## design.v

```verilog
`timescale 1ns/10ps
module CannyEdge(dAddrRegRow, dAddrRegCol, bWE, bCE, InData, OutData,
	OPMode, bOPEnable, dReadReg, dWriteReg,	tclk, rst_b);
	input 	[2:0]				dAddrRegRow, dAddrRegCol;
	input						bWE, bCE;
	input 	[8-1:0] 	InData;
	output	[8-1:0] 	OutData;
	reg		[8-1:0] 	OutData;
	input 	[2:0]				OPMode;
	input 						bOPEnable;
	input 	[3:0]				dReadReg, dWriteReg;
	input						tclk, rst_b;
	reg 	[8-1:0]	regX[0:24];	 
	reg 	[8-1:0]	regY6;		 
	reg 	[8-1:0]	regZ[0:12];	 
	wire	[5:0]			wIdx = dAddrRegRow*3'd5 + dAddrRegCol;	 
	wire	[8-1:0]	gf[0:24];	 
	reg 	[8-1:0]	Out_gf, Out_gradient, Out_direction, Out_bThres;
	parameter		dThresHigh = 15;
	parameter		dThresLow = 10;
	parameter		dWidth = 200;
	parameter		dHeight = 200;
	reg			[14:0]	tpSum;
	reg			[1:0]	IntSignal;
	reg signed [31:0]	Gx, Gy, fGx, fGy;
	reg signed	[1:0]	dx, dy;
	integer	k;
	assign gf[0] =1;  assign gf[1] =3;  assign gf[2] =4;  assign gf[3] =3;  assign gf[4] =1;
	assign gf[5] =3;  assign gf[6] =7;  assign gf[7] =10; assign gf[8] =7;  assign gf[9] =3;
	assign gf[10]=4;  assign gf[11]=10; assign gf[12]=16; assign gf[13]=10; assign gf[14]=4;
	assign gf[15]=3;  assign gf[16]=7;  assign gf[17]=10; assign gf[18]=7;  assign gf[19]=3;
	assign gf[20]=1;  assign gf[21]=3;  assign gf[22]=4;  assign gf[23]=3;  assign gf[24]=1;
	always @(posedge tclk or negedge rst_b)
	begin
		if(!rst_b) begin
			IntSignal <= 2'b00;
		end
		else if(bCE==1'b0 && bWE==1'b0) 
		begin
			if(dWriteReg == 0)
				regX[wIdx] <= InData;
			else if(dWriteReg == 1) begin
				if(wIdx == 6)
					regY6 <= InData;
			end
			else if(dWriteReg == 2) begin
				if(wIdx <= 12)
					regZ[wIdx] <= InData;
			end
		end
		else if(bCE==1'b0 && bWE==1'b1)
		begin
			if(dReadReg == 0)
				OutData <= Out_gf;
			else if(dReadReg == 1)
				OutData <= Out_gradient;
			else if(dReadReg == 2)
				OutData <= Out_direction;
			else if(dReadReg == 3)
				OutData <= Out_gradient;
			else if(dReadReg == 4)
				OutData <= Out_bThres;
			else
				OutData <= OutData;
		end
		else
		begin
			if(bOPEnable==1'b0)
			begin
				if(OPMode == 0)
				begin
					if(IntSignal == 2'b00)	begin
						tpSum <= (gf[0]*regX[0]+gf[1]*regX[1]+gf[2]*regX[2]+gf[3]*regX[3]+gf[4]*regX[4]+gf[5]*regX[5]+gf[6]*regX[6]+gf[7]*regX[7]+gf[8]*regX[8]+gf[9]*regX[9]+gf[10]*regX[10]+gf[11]*regX[11]+gf[12]*regX[12]+gf[13]*regX[13]+gf[14]*regX[14]+gf[15]*regX[15]+gf[16]*regX[16]+gf[17]*regX[17]+gf[18]*regX[18]+gf[19]*regX[19]+gf[20]*regX[20]+gf[21]*regX[21]+gf[22]*regX[22]+gf[23]*regX[23]+gf[24]*regX[24]);
						IntSignal <= 2'b01;
					end
					else if(IntSignal == 2'b01) begin
						Out_gf <= tpSum >> 7;				 
					end
					else begin
						Out_gf <= Out_gf;
						IntSignal <= IntSignal;
					end
				end
				else if(OPMode == 1)
				begin
					if(IntSignal == 2'b00)	begin
						Gx <= -regX[0]-2*regX[5]-regX[10]+regX[2]+2*regX[7]+regX[12];
						Gy <= +regX[0]+2*regX[1]+regX[2]-regX[10]-2*regX[11]-regX[12];
						IntSignal <= 2'b01;
					end
					else if(IntSignal == 2'b01) begin
						if(Gx >= 0 && Gy >= 0)
							Out_gradient <= (Gx+Gy)/8;
						else if(Gx < 0 && Gy >=0)
							Out_gradient <= (-Gx+Gy)/8;
						else if(Gx >= 0 && Gy < 0)
							Out_gradient <= (Gx-Gy)/8;
						else if(Gx < 0 && Gy < 0)
							Out_gradient <= (-Gx-Gy)/8;
						else
							Out_gradient <= Out_gradient;
						IntSignal <= 2'b10;
					end	
					else if(IntSignal == 2'b10) begin
						if(Gy < 0)
						begin
							fGx <= -Gx;
							fGy <= -Gy;
						end
						else
						begin
							fGx <= Gx;
							fGy <= Gy;
						end
						IntSignal <= 2'b11;
					end
					else if(IntSignal == 2'b11) begin
						if(fGx >=0)
						begin
							if(fGy <= fGx>>1)  
								Out_direction <= 0;
							else if(fGy > fGx>>1 && fGy <= fGx*25/10)  
								Out_direction <= 45;
							else if(fGy > fGx*25/10)
								Out_direction <= 90;
							else
								Out_direction <= Out_direction;
						end
						else  
						begin
							if(fGy <= -fGx>>1)
								Out_direction <= 0;
							else if(fGy > -fGx>>1 && fGy <= -fGx*25/10)
								Out_direction <= 135;
							else if(fGy > -fGx*25/10)
								Out_direction <= 90;
							else
								Out_direction <= Out_direction;
						end
						IntSignal <= IntSignal;
					end
				end
				else if(OPMode == 2)
				begin
					if(IntSignal == 2'b00) begin
						if(regY6 == 0) begin
							dx <= 1;
							dy <= 0;
						end
						else if(regY6 == 45) begin
							dx <= -1;
							dy <= 1;
						end
						else if(regY6 == 90) begin
							dx <= 0;
							dy <= 1;
						end
						else if(regY6 == 135) begin
							dx <= 1;
							dy <= 1;
						end
						else begin
							dx <= 0; 
							dy <= 0; 
						end
						IntSignal <= 2'b01;
					end
					else if(IntSignal == 2'b01) begin
						if(regX[6] < regX[6-5*dy-dx] | regX[6] < regX[6+5*dy+dx])
							regX[6] <= 0;
						IntSignal <= IntSignal;
						Out_gradient <= regX[6];
					end
				end
				else if(OPMode == 3)
				begin
					if(IntSignal == 2'b00) begin
						if(regY6 == 0) begin
							dx <= 1;
							dy <= 0;
						end
						else if(regY6 == 45) begin
							dx <= -1;
							dy <= 1;
						end
						else if(regY6 == 90) begin
							dx <= 0;
							dy <= 1;
						end
						else if(regY6 == 135) begin
							dx <= 1;
							dy <= 1;
						end
						else begin
							dx <= 0; 
							dy <= 0; 
						end
						IntSignal <= 2'b01;
					end	
					else if(IntSignal == 2'b01) begin
						if(regX[6] >= dThresHigh)		 
							Out_bThres <= 1;
						else if(regX[6] <= dThresLow)	 
							Out_bThres <= 0;
						else							 
						begin
							if(regX[6-5*dy-dx] >= dThresHigh || regX[6+5*dy+dx] >= dThresHigh)
								Out_bThres <= 1;
							else if(regZ[6-5*dy-dx] == 1 || regZ[6+5*dy+dx] == 1)
								Out_bThres <= 1;
							else
								Out_bThres <= 0;
						end
						IntSignal <= IntSignal;
					end
				end
			end	
			else  
				IntSignal <= 2'b00;
		end  
	end
endmodule
```

## run.sh

```bash
#!/bin/bash
# the make line also repeats each setting of config.mk as NAME=value (left out here)
make -C /OpenROAD-flow-scripts/flow DESIGN_CONFIG=/design/flow/config.mk WORK_HOME=/design/flow/orfs CLKGATE_MAP_FILE= finish
```

## config.mk

```make
export PLATFORM = sky130hd
export DESIGN_NAME = CannyEdge
export DESIGN_NICKNAME = CannyEdge
export VERILOG_FILES = /design/flow/design.v
export SDC_FILE = /design/flow/constraint.sdc
export NUM_CORES = 4
export LEC_CHECK = 0
export ABC_AREA = 1
export CAP_MARGIN = 20
export CORE_MARGIN = 2
export CORE_UTILIZATION = 66
export CTS_CLUSTER_SIZE = 74
export MAX_ROUTING_LAYER = met4
export SLEW_MARGIN = 20
```

## constraint.sdc

```tcl
create_clock -name core_clock -period 17.6 [get_ports {tclk}]
set_input_delay 3.5200 -clock core_clock [delete_from_list [all_inputs] [get_ports {tclk}]]
set_output_delay 3.5200 -clock core_clock [all_outputs]
set_load 0.01 [all_outputs]
```

==> notes.md, run 1 <==
In this run, synthesis inferred 467 flip-flops with an integrated enable. Along the critical path, the tally of buffer and inverter instances is 22. The startpoint of the worst setup timing path was fGx[1]$_DFFE_PP_. The synthesis report gives the async set-or-reset register share as 0.847%. Counting stages on the worst path, the most repeated cell is sky130_fd_sc_hd__nand2_4. Total global-route track usage over all layers is 50.7%. Per the run summary, max-cap violations total 0.

Entering global routing, the biggest net connects 65 pins. The first global-routing pass estimated 341 mm of wire. After synthesis, flip-flops and latches occupy 23.8% of the total area. With the minimum clock period after layout at 19.78 ns, the required time of the worst setup path is 18.00 ns. Per the synth stats, the flop cell with the highest instance count is sky130_fd_sc_hd__edfxtp_1. The run gives 56904 as the via count of the first global-routing pass. For reference, the top cells by count after synthesis are sky130_fd_sc_hd__inv_1, sky130_fd_sc_hd__nand2_1, sky130_fd_sc_hd__ha_1, sky130_fd_sc_hd__nor2_1, sky130_fd_sc_hd__edfxtp_1. Per the STA report, the cell with the highest stage delay on the worst path is sky130_fd_sc_hd__ha_1. The run gives 0 for the remaining global-route overflow. The area share of the leading cell type in the synthesized netlist is 23.6%.

The tools report the I/O pin count as 38. The largest clock skew in the final design is 0.0223 ns. Once synthesis finished, the tally of register bits stood at 472. The number of warnings in the stage logs is 143, and the ratio of routed vias to standard cells is 6.35. The finished layout reports a core utilization of 77.5%.

The tools report the tally of nets with antenna violations remaining after routing as 0. For this block, the initial DRC count from the detailed router was 7799. The run gives 6 for the highest net fanout along the worst path. The portion of synthesized area spent on multiplexers is 0%. The clock tree root driver cell was sky130_fd_sc_hd__clkbuf_16.

The run did not pass the layout checks because of negative setup slack. The first detailed-routing pass ran for 9 iterations. Critical setup path kind: register to register. The worst-case register-to-register setup slack is -2.18 ns, and the count of cells along the worst hold path is 0. Insertion delay at the late pin of the worst-skew pair: 0.67 ns. The vertical die dimension is 304 um.

Synthesized area divided by synthesized cell count: 8.25 sq um. Setup repair after global routing could not meet its margin everywhere. TritonCTS built the clock tree. The width of the chip came out at 304 um.

Per the OpenROAD timing report, the critical path contains 156 cells. The run gives 7208 for the gate count after technology mapping. As logged by OpenROAD, the buffers inserted on ports number 37. Category of the worst setup path launch point: a register.

Looking at the hold checks, the worst path lands on Out_gf[5]$_DFFE_PP_. The area added between synthesis and finish works out to 16.8%. STA classifies the critical path endpoint as a register.

The tools report the yosys cell count as 7208. Capture point of the worst path: Out_direction[2]$_DFFE_PP_. The endpoint of the lowest-slack register-to-register path is Out_direction[2]$_DFFE_PP_.

The number of distinct library cell variants in the gate-level netlist after synthesis is 91. The logs give 0 for the final-report hold violation count and 472 for the total clock sinks. The flow ran to the end, but the layout failed its checks. Area fraction in and, or, nand and nor cells: 23.9%.

For this run, the chip area from Yosys synthesis comes to 0.0595 sq mm. The setup TNS came out at -9.74 ns. For the routed wire length, the log shows 235 mm. According to the floorplan report, the total die area is 0.0926 sq mm.

Timing would allow up to 0.0505 GHz. The clock tree synthesis step divided the H-tree into 2 levels. The finished design was reported to have a net count of 8946. The compound-gate portion of the synthesized area came out at 9.37%. Measured in cells, the most critical reg-to-reg path has a length of 156. The transition time recorded at the tightest slew-check pin is 1.31 ns.

The worst-case max-slew headroom was logged as 10.6%. Before CTS, the worst setup slack after placement is -1.25 ns. The worst setup margin was -2.18 ns. Of the available clock period, the critical path in the final layout requires 112%. The class of the tightest hold or removal check was register to register. The hold path startpoint was tpSum[12]$_DFFE_PP_. Setup violations remaining at the end of the flow were counted as 6.

The run gives 20.19 ns as the arrival time of data at the critical path endpoint. The number of nets handed over by synthesis was 8323. The initial utilization of the core area, before any placement, comes to 66.3%. For the initial antenna violation count, the log shows 10. For the number of design rule violations left after detail routing, the log shows 0. Yosys printed 3 warnings. The top cell type by total area after synthesis was sky130_fd_sc_hd__edfxtp_1.

The tools report the number of buffers created by CTS as 50. The synthesized netlist occupies a cell area of 0.0595 sq mm. The longest incremental delay of any stage on the critical path is reported as 0.72 ns.

For this sky-water flow run, the detailed-routed wirelength per cell is reported as 26.0 um. In the synthesized netlist, the dominant kind of combinational cell is adder cells. Looking at the reg2reg group, the worst path starts from fGx[1]$_DFFE_PP_. The run gives 0.08 ns for the CTS clock-pin slew for the worst setup and hold paths.

Sorting the synthesized cells by area gives the leading types as sky130_fd_sc_hd__edfxtp_1, sky130_fd_sc_hd__fa_1, sky130_fd_sc_hd__ha_1, sky130_fd_sc_hd__inv_1, sky130_fd_sc_hd__nand2_1. Detailed routing inserted a total of 57500 vias. After its last routability iteration, the placer logged a weighted congestion of 1.15. For the area of the core, the log shows 0.0897 sq mm. The most common cell in the synthesized netlist is sky130_fd_sc_hd__inv_1.

The run gives 0 as the number of max-slew violations in the final report. The kind of cell adding the most delay to the critical path was simple AND/OR/NAND/NOR gates. Xor and xnor fraction of the mapped netlist area: 4.54%. The maximum number of buffers from clock root to sink is 3. In this run, the synthesized area fraction spent on adder and majority cells is recorded as 28.1%. Total number of placement rows: 110. After legalization and detailed placement, the total HPWL measured 178 mm.
-- metal layers --
metal  up-vias  wire, um  global-route usage (%)
met3      1665     28000                    14.7
li1      24888         -                       -
met4         0     27200                    44.0
met2      4239    104000                    77.7
met5         -         0                       -
met1     26708     76400                    53.7
-- cell type report --
type / count / area [sq um]
clock inverter: 36 / 399
antenna: 13 / 32.5
multi-input combinational: 5144 / 41600
inverter: 1559 / 5950
sequential: 472 / 14100
tap: 1176 / 1470
timing repair buffer: 604 / 4650
fill: 6052 / 20200
clock buffer: 57 / 1300
-- per-stage QoR --
| stage | instances | area, sq um | hold slack (ns) |
|---|---|---|---|
| after floorplan | 7208 | 59500 | 0.400 |
| after global placement | 8848 | 64600 | 0.405 |
| after detailed placement | 8848 | 64700 | 0.412 |
| after CTS | 9009 | 68300 | 0.425 |
| after global routing | 9059 | 69500 | 0.437 |
| final | 9061 | 69500 | 0.426 |
-- repair_timing --
item,CTS,global route
buffers inserted,68,36
gates resized,307,218
endpoints found under the setup margin,6,6
hold buffers,0,0
pin swaps,134,107
==> inputs of run 2 (changes only) <==
ABC_AREA = unset   (was 1)
CORE_ASPECT_RATIO = 1.16   (was unset)
CORE_UTILIZATION = 65   (was 66)
CTS_CLUSTER_SIZE = unset   (was 74)
MAX_ROUTING_LAYER = unset   (was met4)
MIN_ROUTING_LAYER = met1   (was unset)
PLACE_DENSITY_LB_ADDON = 0.02   (was unset)
SETUP_SLACK_MARGIN = 5.0   (was unset)
clock period = 20.3 ns   (was 17.6 ns; I/O delays follow)
==> run 2 against run 1 <==
  * Now clean on timing, DRC and antenna
  * Critical path depth down 76
  * Final cell count fell by 7.5%
  * Synthesized cell count down 7.6%
  * Wire length up 0.68%
  * Register-to-register slack better by 4.2 ns
  * Non-clock buffer count fell by 10
  * Via count rose by 3.6%
  * Die size grew 6.3%
  * Sequential share of layout area shrank 1.2 points
==> notes.md, run 2 <==
Yosys reports that the leading cell type by area covers 22.5% of the netlist area. Total clock sinks: 472. The die is 338 um tall.

The slew at the pin with the worst max-slew slack was 1.29 ns; the xor and xnor fraction of the mapped netlist area was 6.49%. The post-synthesis mux area share works out to 1.75%. The run gives 237 mm as the routed wire length.

The most used flip-flop cell after synthesis is sky130_fd_sc_hd__edfxtp_1. The post-detailed-placement half-perimeter wirelength was 173 mm. The tools report the remaining global-route overflow as 0.

Area added between synthesis and finish: 18.6%. Kind of cell adding the most delay to the critical path: simple AND/OR/NAND/NOR gates. The routed design shows a via density per instance of 7.11. With the post-route core utilization at 77.6%, the synthesized-area fraction occupied by adder cells is 26.9%.

The synthesized netlist was found by Yosys to have 6662 cells. For the cell area after synthesis, the log shows 0.0623 sq mm. The critical path is of the register to register type.

Per the post-route antenna check, the number of violating nets is 0. With the worst setup margin at 1.97 ns, the number of warnings in the stage logs is 142.

The count of port buffers added during placement came out at 37. The delay of the slowest critical-path stage came out at 0.57 ns. Looking at hold timing, the worst path starts from tpSum[12]$_DFFE_PP_. The run gives 1.97 ns for the worst-case register-to-register setup slack. TritonCTS built the clock tree.

The worst hold path passes through 0 cells. The required time at the worst endpoint is listed as 20.65 ns. The synthesized design contains 472 register bits. The main area contributors are sky130_fd_sc_hd__edfxtp_1, sky130_fd_sc_hd__fa_1, sky130_fd_sc_hd__ha_1, sky130_fd_sc_hd__xnor2_1, sky130_fd_sc_hd__inv_1. Overall routing resource usage recorded by global route was 45.7%.

sky130_fd_sc_hd__edfxtp_1 takes more of the synthesized area than any other cell. The run gives 6662 for the gate count after technology mapping. The final hold violation count recorded for this run is 0. Of the total synthesized cell area, the portion taken by AND, OR, NAND and NOR gates is 15.4%. The H-tree was split into 2 levels.

The worst setup path is launched from a register. The share of the clock period used by the worst path after layout came out at 90.3%. The number of logic stages on the critical path including buffering is 80.

The insertion delay at the late pin of the worst-skew pair is 0.64 ns, and the floorplan utilization is 65.4%. Max fanout on the critical path was recorded as 7. Per the run summary, max-cap violations total 0. Post-synthesis cell type with the largest instance count: sky130_fd_sc_hd__inv_1. The sequential cell area fraction in the yosys report is 22.7%. In this run, CTS created clock tree buffers numbering 51. The run finished with no timing, DRC or antenna violations.

Setup repair after global routing could not meet its margin everywhere.

The first-pass GRT wire length was 343 mm; the number of enable flip-flop cells was 467. The average wire per cell in the routed design came out at 28.2 um. The highest clock rate this design can be run at is 0.0546 GHz. Clock tree root driver cell: sky130_fd_sc_hd__clkbuf_16. The core region is 0.0953 sq mm. The final setup violation count was 0. Die footprint: 0.0984 sq mm.

The main logic family after synthesis is adder cells. The tools report the initial antenna violation count as 12. The worst setup path is captured at a register. The logs give 3 for the maximum number of buffers from clock root to sink and 8561 for the violation count after the first detailed-route iteration.

The via count of the first global-routing pass was 56606. The first detailed-routing pass ran for 12 iterations. Class of the tightest hold or removal check: register to register. The synthesized netlist contains 172 unique library cells. For the I/O pin count, the log shows 38.

According to the finish report, the design has a final net count of 8217. The arrival time of data at the critical path endpoint was 18.68 ns. The number of design rule violations left after detail routing was 0; the largest net degree at the start of global routing was 77. The pre-CTS setup check shows a worst slack of 0.0328 ns. For the worst-case headroom to the max-slew limit, the log shows 14.0%. With the synthesized netlist net count at 7777, the minimum clock period after layout is 18.33 ns. For reference, the final report shows the max-slew violation count at 0. Per the detail_route report, the via count comes to 59581.

Looking at the critical path, the single cell with the biggest stage delay is sky130_fd_sc_hd__or4_4. The logs give 1.14 for the placer's final routability congestion estimate and 8385 for the number of non-filler instances in the completed layout. From left edge to right edge, the die measures 292 um. The synthesis run shows the most used standard cells to be sky130_fd_sc_hd__inv_1, sky130_fd_sc_hd__ha_1, sky130_fd_sc_hd__nor2_1, sky130_fd_sc_hd__edfxtp_1, sky130_fd_sc_hd__fa_1. After routing, the total negative slack on setup checks comes to 0 ns. The chip area line in the Yosys stat output reads 0.0623 sq mm.

The critical path contains buffers and inverters numbering 15 combined. The synthesis report gives the async set-or-reset register share as 0.847%. For the largest clock skew in the final design, the log shows 0.0579 ns. After synthesis, the mean cell area works out to 9.36 sq um.

The tools report the startpoint of the worst setup timing path as fGx[1]$_DFFE_PP_. The worst-case hold path end point was Out_gf[5]$_DFFE_PP_. In this run, placement finished with an instance count of 7906. The floorplan has 122 rows. Per STA, the endpoint of the critical path is Out_direction[2]$_DFFE_PP_. Of the total synthesized cell area, the portion taken by AND-OR and OR-AND cells is 19.6%. On the worst setup and hold paths after CTS, the clock-pin slew comes to 0.06 ns.

Critical register-to-register path startpoint: fGx[1]$_DFFE_PP_. Warnings reported by Yosys during synthesis add up to 3. The cell type with the highest occurrence count on the critical path was sky130_fd_sc_hd__buf_4. The worst register-to-register path depth is 80.

The endpoint of the lowest-slack register-to-register path is Out_direction[2]$_DFFE_PP_.
run 2: metal layers:
| layer | global-route usage (%) | vias to the layer above | share of wire (%) |
|---|---|---|---|
| li1 | - | 25190 | - |
| met1 | 59.7 | 28668 | 37 |
| met2 | 69.6 | 4628 | 43 |
| met3 | 16.3 | 1077 | 15 |
| met4 | 17.4 | 18 | 5.4 |
| met5 | 1.12 | - | 0.10 |
run 2: cell type report:
cell class / count / area, sq um
tap: 1240 / 1550
antenna: 4 / 10.0
clock buffer: 54 / 1310
clock inverter: 38 / 410
sequential: 472 / 14100
timing repair buffer: 594 / 4770
fill: 6108 / 21400
multi-input combinational: 5225 / 48800
inverter: 758 / 2870
run 2: repair_timing:
action	CTS	global route
gates cloned	8	1
pin swaps	247	150
resized	528	247
hold buffers	0	0
buffers inserted	277	97
hold endpoints to repair	0	0
endpoints found under the setup margin	6	6
run 2: stage by stage:
| step | hold WS (ns) | instance area, sq um |
|---|---|---|
| after CTS | 0.420 | 71700 |
| after global routing | 0.426 | 73900 |
| after detailed placement | 0.416 | 65000 |
| final | 0.422 | 73900 |
| after floorplan | 0.400 | 63100 |
| after global placement | 0.405 | 65000 |
==> inputs of run 3 (changes only) <==
ABC_AREA = 1   (was unset)
CELL_PAD_IN_SITES_DETAIL_PLACEMENT = 1   (was unset)
CELL_PAD_IN_SITES_GLOBAL_PLACEMENT = 2   (was unset)
CORE_ASPECT_RATIO = unset   (was 1.16)
CORE_MARGIN = 10   (was 2)
GPL_ROUTABILITY_DRIVEN = 0   (was unset)
GPL_TIMING_DRIVEN = 1   (was unset)
MIN_ROUTING_LAYER = met2   (was met1)
PLACE_DENSITY_LB_ADDON = 0.23   (was 0.02)
SETUP_SLACK_MARGIN = 2.55   (was 5.0)
SLEW_MARGIN = 35   (was 20)
clock period = 15.0 ns   (was 20.3 ns; I/O delays follow)
==> run 3 against run 2 <==
  * The flow now stops in global placement without I/O (3_1_place_gp_skip_io)
  * Synthesized cell count up 8.2%
  * Area after synthesis down 4.5%
  * Die size up 5.7%
==> notes.md, run 3 <==
The flow did not finish. The tools report the stopping stage as global placement without I/O (3_1_place_gp_skip_io). The tool reported: "[ERROR FLW-0024] Place density exceeds 1.0 (current PLACE_DENSITY_LB_ADDON =  0.23). Please check if the value of  PLACE_DENSITY_LB_ADDON is between 0 and 0.99". The cell area after synthesis was 0.0595 sq mm. Per the synth stats, the flop cell with the highest instance count is sky130_fd_sc_hd__edfxtp_1. The post-synth count of flops with an enable pin is 467. Post-synthesis, Yosys gives the total cell area as 0.0595 sq mm. The run gives 0.104 sq mm as the die footprint. The post-synthesis cell type with the largest instance count is sky130_fd_sc_hd__inv_1. The cell count after synthesis came out at 7208. The synthesized design contains 472 register bits. The synthesis report lists the Yosys warning total as 3. Summing the areas of all compound-gate instances in the mapped netlist gives 9.37% of the synthesized area. The area fraction in and, or, nand and nor cells works out to 23.9%. The floorplan step set the die width to 323 um. The synthesis run shows the most used standard cells to be sky130_fd_sc_hd__inv_1, sky130_fd_sc_hd__nand2_1, sky130_fd_sc_hd__ha_1, sky130_fd_sc_hd__nor2_1, sky130_fd_sc_hd__edfxtp_1. In the floorplan report the effective utilization is 65.8%. According to the floorplan report, the placeable core area is 0.0904 sq mm.

By area the synthesized netlist is led by sky130_fd_sc_hd__edfxtp_1, sky130_fd_sc_hd__fa_1, sky130_fd_sc_hd__ha_1, sky130_fd_sc_hd__inv_1, sky130_fd_sc_hd__nand2_1. After floorplanning, the core was divided into 110 placement rows. Sorting the Yosys area breakdown by cell type puts at the top sky130_fd_sc_hd__edfxtp_1. Summing the sequential cell areas from Yosys gives 23.8% of the chip area. The average instance in the mapped netlist occupies 8.25 sq um. The post-synthesis mux area share came out at 0%.

Measured along the y axis, the die boundary spans 323 um. The synthesized netlist devotes 4.54% of its cell area to XOR and XNOR gates. The run gives 7208 as the yosys cell count. The gate-level netlist out of Yosys references 91 unique cell types. The share of flip-flops with an asynchronous set or reset after synthesis came out at 0.847%. In this run the biggest area consumer among cell types represents 23.6% of the synthesized area. The synthesized-area fraction occupied by adder cells came out at 28.1%.

The main logic family after synthesis was adder cells. When the netlist entered floorplanning its net count stood at 8323.
==> inputs of run 4 (changes only) <==
ABC_AREA = unset   (was 1)
CELL_PAD_IN_SITES_DETAIL_PLACEMENT = unset   (was 1)
CELL_PAD_IN_SITES_GLOBAL_PLACEMENT = unset   (was 2)
CORE_ASPECT_RATIO = 1.16   (was unset)
CORE_MARGIN = 2   (was 10)
CORE_UTILIZATION = 72   (was 65)
CTS_CLUSTER_DIAMETER = 354   (was unset)
GPL_ROUTABILITY_DRIVEN = unset   (was 0)
GPL_TIMING_DRIVEN = unset   (was 1)
MIN_ROUTING_LAYER = met1   (was met2)
PLACE_DENSITY = 0.67   (was unset)
PLACE_DENSITY_LB_ADDON = unset   (was 0.23)
SETUP_SLACK_MARGIN = 5.0   (was 2.55)
SLEW_MARGIN = 20   (was 35)
clock period = 20.3 ns   (was 15.0 ns; I/O delays follow)
==> run 4 against run 3 <==
  * The flow stops in global routing (5_1_grt)
  * Synthesized cell count fell by 7.6%
  * Area after synthesis rose by 4.8%
  * Die size fell by 15%
==> notes.md, run 4 <==
The post-synthesis mux area share was 1.75%. The run gives 6.49% for the xor and xnor fraction of the mapped netlist area. Yosys mapped a number of flops with a built-in enable equal to 467.

The area reported by Yosys stat is 0.0623 sq mm. Counting distinct cell types in the post-synthesis netlist gives 172. The cell area after synthesis was 0.0623 sq mm; the post-detailed-placement half-perimeter wirelength was 181 mm. The yosys cell count came out at 6662. The run stopped with a tool error.

The cell type that accounts for the most area after synthesis is sky130_fd_sc_hd__edfxtp_1. At the placement stage, the worst setup path has a slack of 0.266 ns. The run gives 22.7% for the sequential cell area fraction in the yosys report. The main logic family after synthesis is adder cells. The synthesized netlist devotes 19.6% of its cell area to compound gates.

Once synthesis finished, the tally of register bits stood at 472. The clock tree root driver cell was sky130_fd_sc_hd__clkbuf_16. For the maximum number of buffers from clock root to sink, the log shows 3. For the warning count from the yosys run, the log shows 3. According to the CTS report, the clock sink count is 472. The synthesized netlist devotes 15.4% of its cell area to simple gates. The synthesized netlist net count is 7777.

Ranked by total cell area, the synthesized netlist is headed by sky130_fd_sc_hd__edfxtp_1, sky130_fd_sc_hd__fa_1, sky130_fd_sc_hd__ha_1, sky130_fd_sc_hd__xnor2_1, sky130_fd_sc_hd__inv_1. After its last routability iteration, the placer logged a weighted congestion of 1.12. Per the TritonCTS log, the buffer count is 47. Counting every instance in the synthesized netlist gives 6662. As logged by OpenROAD, the buffers inserted on ports number 37. In this run, the synthesized area fraction spent on adder and majority cells is recorded as 26.9%. The run gives 2 as the count of H-tree levels built during CTS. The share of flip-flops with an asynchronous set or reset after synthesis was 0.847%; the I/O pin count was 38. The floorplan has 116 rows. The floorplan utilization came out at 72.4%. Per the OpenROAD floorplan log, the area of the core is 0.0861 sq mm. The count of hold-fix buffers inserted at cts came out at 0. It got as far as global routing (5_1_grt) and failed there. The die footprint is 0.0889 sq mm, and the synthesized area divided by synthesized cell count is 9.36 sq um.

According to the floorplan report, the die height is 321 um. For reference, the top cells by count after synthesis are sky130_fd_sc_hd__inv_1, sky130_fd_sc_hd__ha_1, sky130_fd_sc_hd__nor2_1, sky130_fd_sc_hd__edfxtp_1, sky130_fd_sc_hd__fa_1. The run gives 22.5% for the area share of the leading cell type in the synthesized netlist. Looking at the cell usage after synthesis, the top flip-flop cell is sky130_fd_sc_hd__edfxtp_1. The detailed placer reported the number of placed instances as 7728. Per the OpenROAD floorplan log, the width of the die is 277 um. The post-place instance area was 0.0644 sq mm.

Among all cell types in the netlist, the one instantiated most often is sky130_fd_sc_hd__inv_1.
[run 4: repair_timing]
item	4_1_cts
setup buffers	265
endpoints found under the setup margin	6
cloned	4
gates resized	442
pin swaps	197
==> inputs of run 5 (changes only) <==
ABC_AREA = 1   (was unset)
CORE_ASPECT_RATIO = unset   (was 1.16)
CORE_UTILIZATION = 69   (was 72)
CTS_CLUSTER_DIAMETER = unset   (was 354)
MIN_ROUTING_LAYER = unset   (was met1)
PLACE_DENSITY = 0.39   (was 0.67)
SETUP_SLACK_MARGIN = 0.98   (was 5.0)
clock period = 13.9 ns   (was 20.3 ns; I/O delays follow)
==> run 5 against run 4 <==
  * The run again fails in global routing (5_1_grt)
  * Synthesized cell count grew 8.2%
  * Area after synthesis shrank 4.5%
  * Die size shrank 0.39%
==> notes.md, run 5 <==
The mapped netlist covers 0.0595 sq mm. Counting along the longest clock path gives a buffer depth of 3. Clock tree root driver cell: sky130_fd_sc_hd__clkbuf_16.

The placement summary gives the final routability congestion estimate as 1.17. Main logic family after synthesis: adder cells. After synthesis, the share of flip-flops with an asynchronous set or reset is 0.847%.

The warning tally printed by Yosys for this design is 3. Looking at the clock tree report, the H-tree level count equals 2. Global routing consumed, over all layers together, 63.3% of the routing resources.

The number of buffers created by CTS was 49; the post-detailed-placement half-perimeter wirelength was 184 mm. After Yosys synthesis, and, or, nand and nor cells account for 23.9% of the synthesized area. Total number of placement rows: 107. In this run, distinct cell masters in the synthesized netlist total 91. At floorplan, the net count of the design was reported as 8323. The run gives 69.8% for the floorplan utilization.

Per the post-place timing report, worst setup slack is -4.30 ns. Summed over all layers, the global routing overflow is 130. Yosys mapped a number of flops with a built-in enable equal to 467.

The flip-flop and latch count after synthesis was 472; the synthesized area divided by synthesized cell count was 8.25 sq um. As logged by OpenROAD, the buffers inserted on ports number 37. The post-synthesis mux area share is 0%. In the post-synthesis netlist, the cell with the most instances is sky130_fd_sc_hd__inv_1. After Yosys synthesis, full adders, half adders and majority gates account for 28.1% of the synthesized area. The stat command in Yosys gives a chip area of 0.0595 sq mm. The clock tree has to reach 472 sinks. The area of the core was 0.0853 sq mm; the width of the chip was 298 um. Ranked by instance count, the synthesized netlist is headed by sky130_fd_sc_hd__inv_1, sky130_fd_sc_hd__nand2_1, sky130_fd_sc_hd__ha_1, sky130_fd_sc_hd__nor2_1, sky130_fd_sc_hd__edfxtp_1. The biggest area contributor in the post-synthesis netlist is sky130_fd_sc_hd__edfxtp_1.

The run stopped with a tool error. With the gate count after technology mapping at 7208, the area share of the leading cell type in the synthesized netlist is 23.6%. The count of hold-fix buffers inserted at cts is 0. The top flip-flop cell by instance count after synthesis is sky130_fd_sc_hd__edfxtp_1. The first error in the log reads "[ERROR GRT-0116] Global routing finished with congestion. Check the congestion regions in the DRC Viewer".

The tools report the stopping stage as global routing (5_1_grt). In this run the vertical extent of the chip is 298 um. 38 I/O pins were placed. Die footprint: 0.0886 sq mm. Yosys cell count: 7208.

The synthesis report lists the most area-consuming cells as sky130_fd_sc_hd__edfxtp_1, sky130_fd_sc_hd__fa_1, sky130_fd_sc_hd__ha_1, sky130_fd_sc_hd__inv_1, sky130_fd_sc_hd__nand2_1. For the sequential cell area fraction in the yosys report, the log shows 23.8%. With the compound-gate portion of the synthesized area at 9.37%, the xor and xnor fraction of the mapped netlist area is 4.54%.
[run 5: through the flow]
stage / area (sq um) / cells
2_1_floorplan: 60300 / 7208
3_3_place_gp: 67400 / 9076
3_5_place_dp: 67400 / 9076
4_1_cts: 70800 / 9282
[run 5: timing repair]
action / in CTS
pin swaps: 75
gates resized: 175
endpoints found under the setup margin: 6
setup buffers: 114
[run 5: metal layers]
metal	GRT usage [%]	GRT overflow
met1	66.0	0
met2	86.7	75
met3	38.6	2
met4	58.4	53
met5	10.5	0
==> inputs of run 6 (changes only) <==
ABC_AREA = unset   (was 1)
CORE_ASPECT_RATIO = 1.16   (was unset)
CORE_UTILIZATION = 57   (was 69)
CTS_CLUSTER_DIAMETER = 251   (was unset)
MIN_ROUTING_LAYER = met1   (was unset)
PLACE_DENSITY = unset   (was 0.39)
SETUP_SLACK_MARGIN = unset   (was 0.98)
clock period = 17.5 ns   (was 13.9 ns; I/O delays follow)
==> run 6 against run 5 <==
  * The layout now fails its checks (negative setup slack)
  * Die size increased by 26%
  * Synthesized cell count shrank 7.6%
  * Area after synthesis increased by 4.8%
==> notes.md, run 6 <==
The flow ran to the end, but the layout failed its checks. The run did not pass the layout checks because of negative setup slack. The tally of nets with antenna violations remaining after routing is 0, and the synthesized area divided by synthesized cell count is 9.36 sq um. For this run, the leading register cell type out of synthesis is sky130_fd_sc_hd__edfxtp_1. The total clock sinks came out at 472.

Entering global routing, the biggest net connects 66 pins. The wire-length estimate of the detail-placed layout is 196 mm. Among the stages of the critical path, the cell type that occurs most often is sky130_fd_sc_hd__buf_4. The vertical die dimension is 360 um. Per the detail_route report, vias per standard cell equal 6.57. For this run, the total global-route usage over all layers was measured as 43.7%. Data on the critical path is required at its endpoint by 17.92 ns.

The number of cells on the worst reg-to-reg path is 84, and the compound-gate portion of the synthesized area is 19.6%. For this design, Yosys synthesis ends with a cell count of 6662. The floorplan report gives the top-level pin count as 38. Die footprint: 0.112 sq mm. Endpoint of the lowest-slack register-to-register path: Out_direction[2]$_DFFE_PP_.

The count of port buffers added during placement was 37; the number of enable flip-flop cells was 467. Setup violations remaining at the end of the flow were counted as 6. Setup repair after global routing could not meet its margin everywhere.

The area added between synthesis and finish is 29.0%. The synthesized netlist has a Yosys-reported chip area of 0.0623 sq mm. The highest net fanout along the worst path is 9.

The critical setup path kind is register to register. The run gives 0 as the remaining global-route overflow. In the post-route report, total wirelength is listed as 257 mm. The arrival time of data at the critical path endpoint is 18.76 ns, and the number of logic stages on the critical path including buffering is 84. The synthesis stats list as the most numerous cell sky130_fd_sc_hd__inv_1. The netlist uses 172 different library cells. CTS reports a maximum clock tree buffer depth of 3. Main logic family after synthesis: adder cells. STA classifies the critical path startpoint as a register. The layout has 7776 filler cells. The commonest cells after synthesis are sky130_fd_sc_hd__inv_1, sky130_fd_sc_hd__ha_1, sky130_fd_sc_hd__nor2_1, sky130_fd_sc_hd__edfxtp_1, sky130_fd_sc_hd__fa_1. The logs give 60883 for the via count of the first global-routing pass and 10 for the first-pass detailed-route iteration total.

Routability-driven placement finished with a final weighted congestion of 1.06. The violation count after the first detailed-route iteration was 7504; the floorplan utilization was 57.5%. After synthesis, the largest area contributor takes up 22.5% of total cell area. The run gives 6.49% for the xor and xnor fraction of the mapped netlist area. The report gives the cell count of the worst hold path as 0. In this run the standard cell core region covers 0.108 sq mm. At the later pin of the worst-skew pair, clock insertion delay measures 0.69 ns. Yosys reported a register bit count of 472. For this run, the slowest stage of the critical path takes 0.55 ns. The synthesized design spends more area on one cell type than any other, namely sky130_fd_sc_hd__edfxtp_1. For this run, the post-layout net count is 9088. Counting pins that exceed their max-slew limit in the final report gives 0.

The capture point of the worst path was Out_direction[2]$_DFFE_PP_.

The slew check shows that the tightest pin keeps a relative margin of 13.4%. The endpoint type of the worst setup path was a register. The first global-routing pass estimated 373 mm of wire. The critical register-to-register path startpoint was fGx[1]$_DFFE_PP_. Sequential elements use 22.7% of the synthesized area.

The mapped netlist covers 0.0623 sq mm. For flop-to-flop paths, the worst setup slack is -0.84 ns. The class of the tightest hold or removal check was register to register. The slew at the pin with the worst max-slew slack was 1.29 ns.

With the worst setup margin at -0.835 ns, the number of violations of the max-capacitance limit is 0. The synthesis report lists the most area-consuming cells as sky130_fd_sc_hd__edfxtp_1, sky130_fd_sc_hd__fa_1, sky130_fd_sc_hd__ha_1, sky130_fd_sc_hd__xnor2_1, sky130_fd_sc_hd__inv_1. The number of clock buffers added by TritonCTS is 52. After technology mapping, the gate count stands at 6662. Measured along the x axis, the die boundary spans 311 um. The sum of buffers and inverters on the critical path is 15. The number of warnings in the stage logs is 143. The setup slack at placement was -1.68 ns. The share of flip-flops with an asynchronous set or reset after synthesis works out to 0.847%.

The worst-case hold path end point was Out_gf[0]$_DFFE_PP_. Among cell families on the critical path, the largest total delay comes from simple AND/OR/NAND/NOR gates. The hold path startpoint was tpSum[7]$_DFFE_PP_. In the routed design, unresolved DRC markers number 0. The tools report the count of H-tree levels built during CTS as 2. Of the total synthesized cell area, the portion taken by AND, OR, NAND and NOR gates is 15.4%. The synthesized-area fraction occupied by adder cells works out to 26.9%. Cells fill 74.2% of the core in the end.

TritonCTS built the clock tree. The share of the clock period used by the worst path after layout is 105%.

The CTS clock-pin slew for the worst setup and hold paths is 0.07 ns. The initialized floorplan defines 130 standard-cell rows. For reference, the final report shows the hold violation count at 0. The post-synthesis mux area share works out to 1.75%. The logs give 3 for the warning count from the yosys run and 14 for the initial antenna violation count. The tools report the fmax as 0.0545 GHz. The tree is rooted in a sky130_fd_sc_hd__clkbuf_16. The largest clock skew in the final design was 0.0609 ns; the minimum clock period after layout was 18.34 ns.

The number of nets in the synthesized netlist is 7777. Worst-path cell with the longest stage delay: sky130_fd_sc_hd__or4_4.

The routed design shows a wire length per standard cell of 27.1 um. The routed layout has 62258 vias. Startpoint of the worst setup timing path: fGx[1]$_DFFE_PP_.
run 6: cell type report:
class	instances	area [sq um]	share of cell area, %
multi-input combinational	5219	48200	60.0
sequential	472	14100	17.6
timing repair buffer	1470	11500	14.3
inverter	758	2850	3.55
tap	1452	1820	2.26
clock buffer	62	1400	1.74
clock inverter	36	437	0.543
antenna	5	12.5	0.0156
run 6: stage by stage:
stage / std cells / TNS, ns / area (sq um) / hold WS [ns]
3_3_place_gp: 9148 / -6.77 / 72400 / 0.401
6_report: 9474 / -3.92 / 80400 / 0.398
3_5_place_dp: 9149 / -8.66 / 72400 / 0.405
5_1_grt: 9470 / -7.58 / 80400 / 0.416
4_1_cts: 9341 / -2.25 / 76500 / 0.391
2_1_floorplan: 6662 / 0 / 62500 / 0.400
run 6: metal layers:
| metal | share of wire [%] | GRT usage (%) |
|---|---|---|
| met3 | 11 | 11.2 |
| met4 | 8.4 | 27.6 |
| met2 | 46 | 70.9 |
| met1 | 35 | 51.8 |
| met5 | 0.016 | 0 |
run 6: what timing repair did:
action	4_1_cts	5_1_grt
gates cloned	2	1
buffers inserted	92	132
hold buffers	0	0
gates resized	319	512
setup endpoints to repair	6	6
pin swaps	149	254
==> inputs of run 7 (changes only) <==
ABC_AREA = 1   (was unset)
CORE_ASPECT_RATIO = unset   (was 1.16)
CORE_UTILIZATION = 72   (was 57)
CTS_CLUSTER_DIAMETER = 400   (was 251)
CTS_CLUSTER_SIZE = 96   (was unset)
MIN_ROUTING_LAYER = unset   (was met1)
PLACE_DENSITY = 0.42   (was unset)
SETUP_SLACK_MARGIN = 2.87   (was unset)
clock period = 20.8 ns   (was 17.5 ns; I/O delays follow)
==> run 7 against run 6 <==
  * The run now fails in global routing (5_1_grt)
  * Synthesized cell count increased by 8.2%
  * Area after synthesis decreased by 4.5%
  * Die size decreased by 24%
==> notes.md, run 7 <==
The run gives 1.18 as the placer's final routability congestion estimate. The tools report the count of H-tree levels built during CTS as 1. The root buffer cell chosen for the clock tree is sky130_fd_sc_hd__clkbuf_16. The number of distinct library cell variants in the gate-level netlist after synthesis is 91, and the width of the chip is 291 um. The cell area after synthesis was 0.0595 sq mm. The cell-mix breakdown from Yosys lists the compound-gate area share as 9.37%.

In the synthesized netlist the async set-or-reset flop fraction comes to 0.847%. In the post-synthesis netlist, the biggest area contributors are sky130_fd_sc_hd__edfxtp_1, sky130_fd_sc_hd__fa_1, sky130_fd_sc_hd__ha_1, sky130_fd_sc_hd__inv_1, sky130_fd_sc_hd__nand2_1. The post-synthesis cell type with the largest instance count is sky130_fd_sc_hd__inv_1. The area fraction in and, or, nand and nor cells is 23.9%, and the yosys cell count is 7208. The commonest cells after synthesis are sky130_fd_sc_hd__inv_1, sky130_fd_sc_hd__nand2_1, sky130_fd_sc_hd__ha_1, sky130_fd_sc_hd__nor2_1, sky130_fd_sc_hd__edfxtp_1. The warning count from the yosys run is 3. The tools report the gate count after technology mapping as 7208. The run stopped with a tool error. The count of hold-fix buffers inserted at cts was 0; the setup slack at placement was 0.121 ns. The run gives 8.25 sq um for the synthesized area divided by synthesized cell count. The stopping stage was global routing (5_1_grt). The count of buffers added on input and output ports is 37. The post-synthesis mux area share works out to 0%. The synthesis run identifies the leading combinational cell family as adder cells. The logs give 8 for the number of buffers created by CTS and 8323 for the synthesized netlist net count.

The cell-mix breakdown from Yosys lists the adder-cell area share as 28.1%. The total number of placement rows came out at 105. Top flip-flop cell by instance count after synthesis: sky130_fd_sc_hd__edfxtp_1.

Yosys reports a chip area of 0.0595 sq mm. Top cell type by total area after synthesis: sky130_fd_sc_hd__edfxtp_1. The logs give 0.0850 sq mm for the die footprint and 472 for the total clock sinks. Per the synthesis report, the single largest cell type by area occupies 23.6% of cell area. Summing the areas of all xor and xnor instances in the mapped netlist gives 4.54% of the synthesized area. The post-synth register bit count is 472.

For the area of the core, the log shows 0.0820 sq mm. During I/O placement, the number of pins put on the boundary was 38. CTS reports a maximum clock tree buffer depth of 3.

The run gives 165 mm for the post-detailed-placement half-perimeter wirelength. The vertical die dimension reported for this design is 291 um. The floorplan utilization is 72.6%. Of the synthesized area, sequential elements account for 23.8%. Number of enable flip-flop cells: 467.
[run 7: through the flow]
step	cell area, sq um	instances	utilization, %
floorplan	59500	7208	-
global placement	61400	8324	74.8
detailed placement	61400	8325	74.9
CTS	65300	8545	79.6
[run 7: timing repair]
item	CTS
hold endpoints to repair	0
setup buffers	206
setup endpoints to repair	6
cloned	2
pin swaps	195
gates resized	435
==> inputs of run 8 (changes only) <==
ABC_AREA = unset   (was 1)
CORE_ASPECT_RATIO = 1.16   (was unset)
CORE_UTILIZATION = 57   (was 72)
CTS_CLUSTER_DIAMETER = unset   (was 400)
CTS_CLUSTER_SIZE = unset   (was 96)
MIN_ROUTING_LAYER = met1   (was unset)
PLACE_DENSITY = unset   (was 0.42)
PLACE_DENSITY_LB_ADDON = 0.02   (was unset)
SETUP_SLACK_MARGIN = unset   (was 2.87)
clock period = 21.2 ns   (was 20.8 ns; I/O delays follow)
==> run 8 against run 7 <==
  * The run now finishes clean
  * Area after synthesis rose by 4.8%
  * Die size rose by 32%
  * Synthesized cell count fell by 7.6%
==> notes.md, run 8 <==
The run finished with no timing, DRC or antenna violations. Counting instances in the post-synthesis netlist gives the leading cell types as sky130_fd_sc_hd__inv_1, sky130_fd_sc_hd__ha_1, sky130_fd_sc_hd__nor2_1, sky130_fd_sc_hd__edfxtp_1, sky130_fd_sc_hd__fa_1. Per the CTS log, the buffer count on the longest clock path is 3. The gate count after technology mapping is 6662. Entering global routing, the biggest net connects 64 pins. The critical path is of the register to register type.

The endpoint of the lowest-slack register-to-register path is Out_direction[2]$_DFFE_PP_. The detailed router finished its first iteration with 7299 violations.

The timing report notes that buffer and inverter cells on the critical path total 13. The final max-slew violation count recorded for this run is 0. TritonRoute output was used to compute an average wire per cell of 27.7 um. The cell area after synthesis was 0.0623 sq mm.

The netlist uses 172 different library cells. The run gives 22.5% for the area share of the leading cell type in the synthesized netlist. Measured in cells, the most critical reg-to-reg path has a length of 83. The hold path startpoint was tpSum[11]$_DFFE_PP_. The floorplan step set the die width to 311 um. Among the non-sequential cells, adder cells take the most area.

Summing the areas of all fa, ha and maj instances in the mapped netlist gives 26.9% of the synthesized area. Yosys attributes the largest share of cell area to sky130_fd_sc_hd__edfxtp_1, sky130_fd_sc_hd__fa_1, sky130_fd_sc_hd__ha_1, sky130_fd_sc_hd__xnor2_1, sky130_fd_sc_hd__inv_1. The area added between synthesis and finish was 7.98%.

For reference, the final report shows the hold violation count at 0. The run gives 51 for the number of buffers created by CTS. After Yosys synthesis, and, or, nand and nor cells account for 15.4% of the synthesized area. Max fanout on the critical path was recorded as 10. From bottom edge to top edge, the die measures 360 um. Final hold analysis gives a worst-case slack of 0.418 ns. The slowest stage of the critical path belongs to the cell sky130_fd_sc_hd__xor2_1. Class of the tightest hold or removal check: register to register. The first global-routing pass estimated 337 mm of wire. The pre-CTS setup check shows a worst slack of 0.258 ns. Per the detail_route report, DRC violations left total 0. Clock skew on the completed layout was measured at 0.0757 ns. The run gives 0 for the number of violations of the max-capacitance limit. With the worst-case headroom to the max-slew limit at 14.5%, the number of enable flip-flop cells is 467. The wire-length estimate of the detail-placed layout is 182 mm. The clock tree root driver cell was sky130_fd_sc_hd__clkbuf_16.

Grouping stages by cell kind, the critical path spends the most delay in AND-OR/OR-AND gates. The post-synthesis cell type with the largest instance count is sky130_fd_sc_hd__inv_1. The count of buffers added on input and output ports is 37. The first-pass detailed-route iteration total was 13. TritonCTS built the clock tree. For this run, the chip area from Yosys synthesis comes to 0.0623 sq mm. Hold analysis shows the worst path with a depth of 0.

The timing report gives the worst reg2reg path a setup slack of 0.85 ns. Looking at the clock tree report, the H-tree level count equals 2. Nets still carrying antenna violations after routing amount to 0. For the remaining global-route overflow, the log shows 0.

Counting every sink on the clock net gives 472. After routing, the total negative slack on setup checks comes to 0 ns.

Per the synthesis report, the dominant area consumer among library cells is sky130_fd_sc_hd__edfxtp_1. For reference, the critical path is launched at fGx[6]$_DFFE_PP_. The synthesis report gives the async set-or-reset register share as 0.847%. The initial antenna violation count was 11; the total vias in the final route was 55511.

OpenROAD emitted warnings numbering 139. In this run the count of I/O pins placed on the die edge is 38.

The final timing report counts setup violations totalling 0. The floorplan has 130 rows. For reference, the clock transition at the flip-flops on the worst setup and hold paths is 0.07 ns. The tools report the endpoint type of the worst setup path as a register. The worst-case hold path end point was Out_gf[4]$_DFFE_PP_. Via count of the first global-routing pass: 53029.

The most numerous cell type found on the critical path is sky130_fd_sc_hd__buf_4. Post-synth the commonest register cell is sky130_fd_sc_hd__edfxtp_1. The tools report the die footprint as 0.112 sq mm.

The OpenROAD report gives the critical path a required time of 21.55 ns. The number of logic stages on the critical path including buffering was 83. The tools report the capture point of the worst path as Out_direction[2]$_DFFE_PP_. The slew at the pin with the worst max-slew slack works out to 1.28 ns. For the fmax, the log shows 0.0491 GHz. The synthesis log from Yosys contains 3 warnings. For the area of the core, the log shows 0.108 sq mm.

Once synthesis finished, the tally of register bits stood at 472. In this run the mean area of a mapped cell was 9.36 sq um. With the placer's final routability congestion estimate at 1.05, the minimum clock period after layout is 20.35 ns. The xor and xnor fraction of the mapped netlist area works out to 6.49%. In this design, the stage delay of the slowest critical-path cell is 0.76 ns. The number of cells reported by Yosys stat comes to 6662. The ratio of routed vias to standard cells came out at 6.72.

For this run, the post-layout net count is 7881. After layout, the worst setup slack is 0.854 ns. The routed wire length came out at 229 mm. The compound-gate portion of the synthesized area works out to 19.6%. Per the skew report, the later register of the worst-skew pair sees a clock latency of 0.68 ns.

The final critical path takes up 96.0% of the cycle. The critical register-to-register path startpoint is fGx[6]$_DFFE_PP_. The tools report the arrival time of data at the critical path endpoint as 20.70 ns. Total global-route track usage over all layers is 39.8%. The worst setup path is launched from a register.

After synthesis, flip-flops and latches occupy 22.7% of the total area. Counting every net in the synthesized netlist gives 7777. Multiplexer cells account for 1.75% of the synthesized area. In the floorplan report the effective utilization is 57.5%.
## run 8: layout make-up
type | instances | area, sq um
Multi-Input combinational cell | 5217 | 44500
Inverter | 758 | 2850
Clock inverter | 41 | 546
Timing Repair Buffer | 266 | 2120
Fill cell | 9342 | 41000
Tap cell | 1452 | 1820
Sequential cell | 472 | 14100
Clock buffer | 54 | 1290
Antenna cell | 1 | 2.50
## run 8: repair_timing
action                                  CTS  global route
gates resized                             0           105
endpoints found under the setup margin    0             6
buffers inserted                          0            22
hold buffers                              0             0
## run 8: stage by stage
stage                     util (%)  area (sq um)  std cells
after detailed placement      59.7         64700       8141
after global routing          62.1         67300       8260
after CTS                     61.4         66500       8236
after global placement        59.7         64700       8141
after floorplan                  -         62300       6662
final                         62.1         67300       8261
## run 8: metal layers
metal  vias up  track usage, %  share of wire [%]
met5         -               0              0.024
met4         8            18.1                5.7
met3       740            8.39                 11
met2      3088            62.7                 44
met1     27138            52.6                 39
li1      24537               -                  -
==> inputs of run 9 (changes only) <==
CORE_ASPECT_RATIO = unset   (was 1.16)
CORE_UTILIZATION = 16   (was 57)
MIN_ROUTING_LAYER = unset   (was met1)
PLACE_DENSITY_LB_ADDON = unset   (was 0.02)
clock period = 39.5 ns   (was 21.2 ns; I/O delays follow)
==> run 9 against run 8 <==
  * Still clean on timing, DRC and antenna
  * Non-clock buffer count fell by 137
  * First-iteration DRC count fell by 13%
  * Count of clock-buffer cells in the layout rose by 8
  * Wire length fell by 7.7%
  * Register-to-register slack improved by 16 ns
  * Synthesized cell count did not move
  * Final cell count rose by 44%
  * Final area rose by 4.5%
  * Clock skew fell by 0.0025 ns
  * Largest cell class unchanged
  * Highest routed layer unchanged
==> notes.md, run 9 <==
The flow ran to the end and the layout has no timing, DRC or antenna violations. The critical path runs through a total of 68 cells. In the final timing run, aggregate negative setup slack is 0 ns. Looking at the post-CTS report, the setup buffer insertion count equals 0. The post-placement cell area is 0.0685 sq mm.

Worst-path cell with the longest stage delay: sky130_fd_sc_hd__o31ai_2. The count of buffers added on input and output ports is 37.

STA classifies the critical path endpoint as a register. The number of inserted diodes is 0. Worst setup margin: 16.99 ns.

The worst setup path is launched from a register. In the floorplan report the effective utilization is 16.0%. Yosys reports a chip area of 0.0623 sq mm.

In this run, synthesis produced a sequential element count of 472. The post-detailed-placement half-perimeter wirelength came out at 168 mm. The tightest min-delay check is of the register to register type.

The run gives 7745 as the final net count. The launch point of the critical path was reported as fGx[0]$_DFFE_PP_. The worst hold path terminates at Out_gf[2]$_DFFE_PP_.

Number of violations of the max-capacitance limit: 0. Summing over the stages, the warning tally comes to 139. Sequential cells were found to cover 22.7% of the synthesized design area. The total number of placement rows came out at 229.

The tree is rooted in a sky130_fd_sc_hd__clkbuf_16. Count of instances resized after the clock tree is built: 0. Kind of cell adding the most delay to the critical path: AND-OR/OR-AND gates. Critical register-to-register path startpoint: fGx[0]$_DFFE_PP_.

In this run the horizontal extent of the chip is 628 um. With the sum of buffers and inverters on the critical path at 2, the insertion delay at the late pin of the worst-skew pair is 0.67 ns.

The tools report the largest net degree at the start of global routing as 78. The first-pass GRT wire length was 319 mm. Post-synth the commonest register cell is sky130_fd_sc_hd__edfxtp_1.

The highest net fanout along the worst path came out at 20. For the final-layout worst hold slack, the log shows 0.422 ns. The final timing report counts setup violations totalling 0. The count of H-tree levels built during CTS came out at 2. The tools report the placer's final routability congestion estimate as 0.974. With the area of the core at 0.389 sq mm, the cell area after synthesis is 0.0623 sq mm. TritonCTS built the clock tree. Synthesis produced a netlist with a net count of 7777. The run gives 467 for the number of enable flip-flop cells. On the final layout, the worst clock skew is 0.0731 ns. The total placed cells including tap cells was 11772; the number of design rule violations left after detail routing was 0.

In the CTS report, the clock slew at the register clock pins of the worst setup and hold paths is listed as 0.07 ns. In the global route stage, overall resource usage came out at 10.3%. The tools report the total clock sinks as 472. Looking at area per cell type in the netlist, the leader is sky130_fd_sc_hd__edfxtp_1. In this run the full chip footprint comes out at 0.395 sq mm. After synthesis, the share of cell area in mux cells is 1.75%.

For the worst-case register-to-register setup slack, the log shows 16.99 ns. STA puts the critical path data arrival time at 22.91 ns. The compound-gate portion of the synthesized area works out to 19.6%. The critical path is of the register to register type.

After detailed routing, the total wire length is 211 mm. By instance count, the leading cell after synthesis is sky130_fd_sc_hd__inv_1.

The first TritonRoute pass finished after 9 iterations. The pin closest to its max-slew limit shows a slew of 1.20 ns. The tools report the filler cell count in the final layout as 43303. Setup repair after global routing left no endpoint under its margin.

The most numerous cell type found on the critical path is sky130_fd_sc_hd__ha_1. The run gives 0 as the tally of nets with antenna violations remaining after routing. After synthesis, the largest family of logic cells by area is adder cells. The worst hold path was traced through 0 stages.

Summing the areas of all fa, ha and maj instances in the mapped netlist gives 26.9% of the synthesized area. Per the detail_route report, vias per standard cell equal 4.44. Summed over all layers, the global routing overflow is 0. With the maximum number of buffers from clock root to sink at 3, the via count of the first global-routing pass is 50706. Post-route period utilization is reported as 57.0%.

The average wire per cell in the routed design was 17.8 um. For reference, the top cells by area after synthesis are sky130_fd_sc_hd__edfxtp_1, sky130_fd_sc_hd__fa_1, sky130_fd_sc_hd__ha_1, sky130_fd_sc_hd__xnor2_1, sky130_fd_sc_hd__inv_1. Yosys printed 3 warnings. The number of distinct library cell variants in the gate-level netlist after synthesis was 172. Timing would allow up to 0.0444 GHz. The area fraction in and, or, nand and nor cells is 15.4%, and the required time of the worst setup path is 39.89 ns.

The area share of the leading cell type in the synthesized netlist came out at 22.5%. The run gives 8 as the initial antenna violation count. Per the OpenROAD floorplan log, the height of the die is 628 um. The capture point of the worst path was Out_direction[2]$_DFFE_PP_. Counting endpoints that fail hold in the final report gives 0. Endpoint of the lowest-slack register-to-register path: Out_direction[2]$_DFFE_PP_. Across all checked pins, the minimum headroom to the slew limit is 20.1%. Pins over their slew limit in the final report were tallied at 0.

For reference, the top cells by count after synthesis are sky130_fd_sc_hd__inv_1, sky130_fd_sc_hd__ha_1, sky130_fd_sc_hd__nor2_1, sky130_fd_sc_hd__edfxtp_1, sky130_fd_sc_hd__fa_1. For this design, Yosys synthesis ends with a cell count of 6662. The cell area after layout came out at 0.0703 sq mm.

The synthesized netlist handed to floorplanning was reported with a cell count of 6662. Looking at hold timing, the worst path starts from tpSum[9]$_DFFE_PP_.

The number of cells on the worst reg-to-reg path is 68. For this design the top-level I/O count stands at 38. From synthesis to final layout, the design area changed by 12.9%. Of all flip-flops after synthesis, the portion carrying an async set or reset was 0.847%. Delay of the slowest critical-path stage: 0.82 ns.

After Yosys synthesis, XOR and XNOR cells account for 6.49% of the synthesized area. After layout, the minimum clock period comes to 22.51 ns. The finished layout holds 11871 standard cells, fillers aside. The number of hold buffers added after CTS was 0. Averaged over all synthesized cells, the footprint is 9.36 sq um. Clock tree synthesis inserted a total of 53 buffers. The violation count after the first detailed-route iteration came out at 6379. The total vias in the final route came out at 52681. The run gives 17.14 ns for the setup slack at placement.
run 9: stage by stage:
step	utilization, %
6_report	18.1
5_1_grt	18.1
4_1_cts	18.1
3_5_place_dp	17.6
3_3_place_gp	17.6
2_1_floorplan	-
run 9: layout make-up:
type,instances,area (sq um),area share [%]
clock inverter,37,398,0.566
tap,5197,6500,9.24
inverter,758,2850,4.04
sequential,472,14100,20.1
timing repair buffer,129,1060,1.51
multi-input combinational,5216,44000,62.6
clock buffer,62,1380,1.96
run 9: routing by layer:
metal | GRT usage (%) | wire, um | vias up
li1 | - | - | 24274
met5 | 0 | 23 | -
met1 | 14.0 | 91500 | 25739
met3 | 2.03 | 18700 | 384
met4 | 2.68 | 6440 | 4
met2 | 16.5 | 94600 | 2280
==> inputs of run 10 (changes only) <==
CAP_MARGIN = 5   (was 20)
CORE_UTILIZATION = 72   (was 16)
CTS_CLUSTER_DIAMETER = 57   (was unset)
PLACE_DENSITY = 0.66   (was unset)
SETUP_SLACK_MARGIN = 5.0   (was unset)
clock period = 19.5 ns   (was 39.5 ns; I/O delays follow)
==> run 10 against run 9 <==
  * The run now fails in global routing (5_1_grt)
  * Area after synthesis did not move
  * Synthesized cell count did not move
  * Die size fell by 77%
==> notes.md, run 10 <==
The count of hold-fix buffers inserted at cts was 0. At the placement stage, the worst setup path has a slack of -0.164 ns. Count of port buffers added during placement: 37. The tools report the post-detailed-placement half-perimeter wirelength as 177 mm. When the netlist entered floorplanning its net count stood at 7777. The synthesized design contains 472 register bits. The top flip-flop cell by instance count after synthesis was sky130_fd_sc_hd__edfxtp_1.

During synthesis, Yosys emitted a total of 3 warnings. The run stopped with a tool error. The total area inside the core boundary comes to 0.0854 sq mm. The first error in the log reads "[ERROR GRT-0232] Routing congestion too high. Check the congestion heatmap in the GUI".

The synthesized design devotes to its leading area cell type 22.5% of total area. Across every metal layer, demand over resource in global routing totals 64.6%. The synthesized netlist occupies a cell area of 0.0623 sq mm. With the maximum number of buffers from clock root to sink at 3, the synthesized-area fraction occupied by adder cells is 26.9%. The synthesized area divided by synthesized cell count was 9.36 sq um. Main logic family after synthesis: adder cells. Total clock sinks: 472. Measured along the y axis, the die boundary spans 298 um. The run gives 107 for the total number of placement rows. Number of enable flip-flop cells: 467.

After Yosys synthesis, AND-OR and OR-AND compound gates account for 19.6% of the synthesized area. The number of clock buffers added by TritonCTS is 49. The post-synthesis cell type with the largest instance count is sky130_fd_sc_hd__inv_1. The floorplan step set the die width to 298 um. In the Yosys report the total cell count is 6662. For this run, the register share of the synthesized area comes to 22.7%.

The tools report the stopping stage as global routing (5_1_grt). The post-synthesis mux area share works out to 1.75%. The post-placement cell area is 0.0651 sq mm. The gate count after technology mapping came out at 6662. The total overflow left after global routing is 7. The area reported by Yosys stat came out at 0.0623 sq mm. Summing the areas of all xor and xnor instances in the mapped netlist gives 6.49% of the synthesized area. Sorting the synthesized cells by area gives the leading types as sky130_fd_sc_hd__edfxtp_1, sky130_fd_sc_hd__fa_1, sky130_fd_sc_hd__ha_1, sky130_fd_sc_hd__xnor2_1, sky130_fd_sc_hd__inv_1.

Clock tree root driver cell: sky130_fd_sc_hd__clkbuf_16. In the floorplan report the effective utilization is 73.0%. After synthesis, the most frequently instantiated cells are sky130_fd_sc_hd__inv_1, sky130_fd_sc_hd__ha_1, sky130_fd_sc_hd__nor2_1, sky130_fd_sc_hd__edfxtp_1, sky130_fd_sc_hd__fa_1. Count of H-tree levels built during CTS: 2. Per the synth stats, the proportion of register bits with asynchronous set or reset is 0.847%. After Yosys synthesis, and, or, nand and nor cells account for 15.4% of the synthesized area. Summed over all instances, the cell type with the most area after synthesis is sky130_fd_sc_hd__edfxtp_1. The placer's final routability congestion estimate was 1.12; the number of distinct library cell variants in the gate-level netlist after synthesis was 172. In this run the count of I/O pins placed on the die edge is 38.

The overall die size recorded for this design is 0.0889 sq mm.
==> run 10: layer usage <==
metal	GRT overflow	global-route usage [%]
met2	4	87.2
met1	0	66.1
met5	0	15.9
met4	3	60.8
met3	0	41.6
==> run 10: through the flow <==
| stage | cells | utilization [%] | hold slack (ns) |
|---|---|---|---|
| after CTS | 8118 | 81.8 | 0.421 |
| after detailed placement | 7845 | 76.2 | 0.405 |
| after global placement | 7845 | 76.2 | 0.402 |
| after floorplan | 6662 | - | 0.400 |
==> run 10: what timing repair did <==
item | in CTS
pin swaps | 176
setup buffers | 180
cloned | 4
gates resized | 354
setup endpoints to repair | 6
